## cpu
module cpu(
    input clk,
    input reset,
    output [7:0] imem_addr,
    input [18:0] imem_data,
    output [7:0] dmem_addr,
    output [18:0] dmem_wdata,
    output dmem_we,
    input [18:0] dmem_rdata,
    output rf_we,
    output [2:0] rf_waddr,
    output [18:0] rf_wdata
);
==> flow/config.mk <==
export PLATFORM = sky130hd
export DESIGN_NAME = cpu
export DESIGN_NICKNAME = cpu
export VERILOG_FILES = /design/flow/design.v
export SDC_FILE = /design/flow/constraint.sdc
export NUM_CORES = 4
export LEC_CHECK = 0
export ABC_AREA = 1
export CAP_MARGIN = 20
export CORE_MARGIN = 2
export CORE_UTILIZATION = 71
export CTS_CLUSTER_DIAMETER = 276
export CTS_CLUSTER_SIZE = 34
export GPL_ROUTABILITY_DRIVEN = 1
export HOLD_SLACK_MARGIN = 0.29
export MAX_ROUTING_LAYER = met5
export PLACE_DENSITY = 0.65
export SETUP_SLACK_MARGIN = -2.0
export SLEW_MARGIN = 30
export TNS_END_PERCENT = 35
==> flow/constraint.sdc <==
create_clock -name core_clock -period 33.0 [get_ports {clk}]
set_input_delay 6.6000 -clock core_clock [delete_from_list [all_inputs] [get_ports {clk}]]
set_output_delay 6.6000 -clock core_clock [all_outputs]
set_load 0.01 [all_outputs]
run.sh (not shown) runs the stock make flow with config.mk's settings and CLKGATE_MAP_FILE=.
The starting point failed in global routing, error GRT-0232.
Then changed:
==> flow/config.mk (replaced) <==
export PLATFORM = sky130hd
export DESIGN_NAME = cpu
export DESIGN_NICKNAME = cpu
export VERILOG_FILES = /design/flow/design.v
export SDC_FILE = /design/flow/constraint.sdc
export NUM_CORES = 4
export LEC_CHECK = 0
export CAP_MARGIN = 15
export CORE_MARGIN = 2
export CORE_UTILIZATION = 66
export SETUP_SLACK_MARGIN = -2.0
export SLEW_MARGIN = 20
==> flow/constraint.sdc (replaced) <==
create_clock -name core_clock -period 34.5 [get_ports {clk}]
set_input_delay 6.9000 -clock core_clock [delete_from_list [all_inputs] [get_ports {clk}]]
set_output_delay 6.9000 -clock core_clock [all_outputs]
set_load 0.01 [all_outputs]
After rerunning: This time the run produced a layout that fails on setup timing; area after synthesis is higher by 2.4%; die size rises by about 10%; synthesized cell count went down by about 5.5%.
Then changed:
--- a/flow/config.mk
+++ b/flow/config.mk
@@ -7,6 +7,11 @@
 export LEC_CHECK = 0
-export CAP_MARGIN = 15
+export ABC_AREA = 1
+export CAP_MARGIN = 20
 export CORE_MARGIN = 2
-export CORE_UTILIZATION = 66
+export CORE_UTILIZATION = 72
+export CTS_CLUSTER_DIAMETER = 241
+export CTS_CLUSTER_SIZE = 38
+export HOLD_SLACK_MARGIN = 0.27
 export SETUP_SLACK_MARGIN = -2.0
 export SLEW_MARGIN = 20
+export TNS_END_PERCENT = 5
==> flow/constraint.sdc (replaced) <==
create_clock -name core_clock -period 20.6 [get_ports {clk}]
set_input_delay 4.1200 -clock core_clock [delete_from_list [all_inputs] [get_ports {clk}]]
set_output_delay 4.1200 -clock core_clock [all_outputs]
set_load 0.01 [all_outputs]
What happened: With this change the flow never finished: it broke off in global routing on GRT-0232; synthesized cell count rose by a few percent; die size fell by roughly a tenth; synthesized area fell by a few percent.
Then changed:
--- a/flow/config.mk
+++ b/flow/config.mk
@@ -11,7 +11,4 @@
 export CORE_UTILIZATION = 72
-export CTS_CLUSTER_DIAMETER = 241
-export CTS_CLUSTER_SIZE = 38
-export HOLD_SLACK_MARGIN = 0.27
-export SETUP_SLACK_MARGIN = -2.0
+export CTS_CLUSTER_DIAMETER = 262
+export PLACE_DENSITY = 0.66
 export SLEW_MARGIN = 20
-export TNS_END_PERCENT = 5
The changed run aborted during global routing.
Die area stays the same.
Synthesized cell count is unchanged.
Area after synthesis is unchanged.


cpu again, from the RTL that the note above started with.
Settings: LEC_CHECK=0, CAP_MARGIN=20, CORE_ASPECT_RATIO=0.97, CORE_MARGIN=2, CORE_UTILIZATION=56, CTS_CLUSTER_DIAMETER=350, CTS_CLUSTER_SIZE=46, GPL_ROUTABILITY_DRIVEN=0, GPL_TIMING_DRIVEN=0, MIN_ROUTING_LAYER=met2, PLACE_DENSITY=0.71, SLEW_MARGIN=30; clock period 38.0 ns.
The starting point stopped in 5_1_grt on GRT-0116.
Next try:
==> flow/config.mk (replaced) <==
export PLATFORM = sky130hd
export DESIGN_NAME = cpu
export DESIGN_NICKNAME = cpu
export VERILOG_FILES = /design/flow/design.v
export SDC_FILE = /design/flow/constraint.sdc
export NUM_CORES = 4
export LEC_CHECK = 0
export CAP_MARGIN = 20
export CORE_MARGIN = 2
export CORE_UTILIZATION = 40
export SETUP_SLACK_MARGIN = 5.0
export SLEW_MARGIN = 20
==> flow/constraint.sdc (replaced) <==
create_clock -name core_clock -period 37.0 [get_ports {clk}]
set_input_delay 7.4000 -clock core_clock [delete_from_list [all_inputs] [get_ports {clk}]]
set_output_delay 7.4000 -clock core_clock [all_outputs]
set_load 0.01 [all_outputs]
With this change the flow went through all stages and came out clean.
Die area rises by well over a third.
Synthesized area is unchanged.
Synthesized cell count does not change.


Setup of job 101:
Starting RTL as in the previous note.
==> flow/design.v (excerpt) <==
module cpu(
    input clk,
    input reset,
    output [7:0] imem_addr,
    input [18:0] imem_data,
    output [7:0] dmem_addr,
    output [18:0] dmem_wdata,
    output dmem_we,
    input [18:0] dmem_rdata,
    output rf_we,
    output [2:0] rf_waddr,
    output [18:0] rf_wdata
);
Settings: LEC_CHECK=0, CAP_MARGIN=15, CORE_MARGIN=2, CORE_UTILIZATION=72, CTS_CLUSTER_DIAMETER=96, CTS_CLUSTER_SIZE=35, PLACE_DENSITY=0.67, SETUP_SLACK_MARGIN=1.48, SLEW_MARGIN=10, TNS_END_PERCENT=5; clock period 11.1 ns.
Job 101 is listed as incomplete: the tool reported an error in global routing (5_1_grt) and the run ended there.
Setup changes, job 101 to job 102
Settings: CTS_CLUSTER_SIZE removed (was 35); SETUP_SLACK_MARGIN removed (was 1.48); CORE_UTILIZATION changed from 72 to 40; TNS_END_PERCENT removed (was 5); CAP_MARGIN changed from 15 to 20; PLACE_DENSITY removed (was 0.67); SLEW_MARGIN changed from 10 to 20; CTS_CLUSTER_DIAMETER removed (was 96); the clock period (ns, I/O delays scaled along) changed from 11.1 to 37.0.
==> comparison <==
Job 102: flow completed, timing, DRC and antenna clean
Per the comparison of job 102 with job 101, number of instances resized during post-cts repair has decreased, standard cell core area has increased, overall chip area has increased, global placer's final weighted congestion has decreased.
The following lists how job 103 was set up differently from job 102:
Settings: changing CORE_UTILIZATION from 40 to 58; changing the clock period (ns, I/O delays scaled along) from 37.0 to 20.6.
--- outcome ---
[flow] job 103 | stages: complete | final checks: fail | reason: negative setup slack. Job 102 finished every stage and its layout cleared the timing, DRC and antenna checks. met5 as the highest routing layer actually used was reported by job 103, and met4 by job 102. Sort job 103 and job 102 by global-route total usage across every layer asc -> top: job 102. Of job 103 and job 102, the run reporting the higher number of antenna diodes was job 103. Diff job 102 -> job 103: critical path depth saw an increase; synthesis-to-finish area growth saw an increase; top fanout value on the critical path saw an increase. Delta (job 103 minus job 102): delay of the slowest cell on the worst path saw a decrease, tightest slew margin relative to the limit saw a decrease. On post-route worst setup slack: between job 103 and job 102, it ends up lower for job 103. The final reports for job 103 and job 102 show initial core utilization higher in the former. Looking only at final count of negative-setup-slack endpoints, and setting everything else aside, the lower value of job 103 and job 102 goes to job 102.
The inputs of job 104 differ from those of job 103 as listed below.
Settings: SETUP_SLACK_MARGIN newly set to 5.0; PLACE_DENSITY newly set to 0.66; CORE_UTILIZATION changed from 58 to 72.
## What came out
Job 104 got as far as global routing (5_1_grt), where a tool error ended the run. Going from job 103 to job 104, post-cts resize count grew by 26%; number of H-tree levels held steady; number of nets in the synthesized netlist held steady; placed cell count shrank by 193. Compared with job 103, job 104 shows a lower cell area after placement. Job 104: starting density of the core 14 points above job 103.
Input-level comparison between job 105 and job 104:
Settings: CORE_UTILIZATION: 72 -> 62; ABC_AREA: unset -> 1; PLACE_DENSITY: 0.66 -> unset; SETUP_SLACK_MARGIN: 5.0 -> unset; the clock period (ns, I/O delays scaled along): 20.6 -> 40.0.
Results
- Measured against job 105, the estimated wirelength of the detail-placed design of job 104 comes out at 1.2 times the reference value.
- [job 105 vs job 104] synthesized cell count: higher in job 105
- Measured against each other, job 104 and job 105 differ in area share of and/or/nand/nor cells after synthesis, the lower figure coming from job 104.
- Compared with job 104, job 105 shows a lower cell area after technology mapping.
- Diff job 104 -> job 105: placed cell count dropped about 4%; number of cells upsized or downsized after cts shows a reduction of 193.
- Job 104 and job 105: one clean run, job 105; the rest did not finish clean.
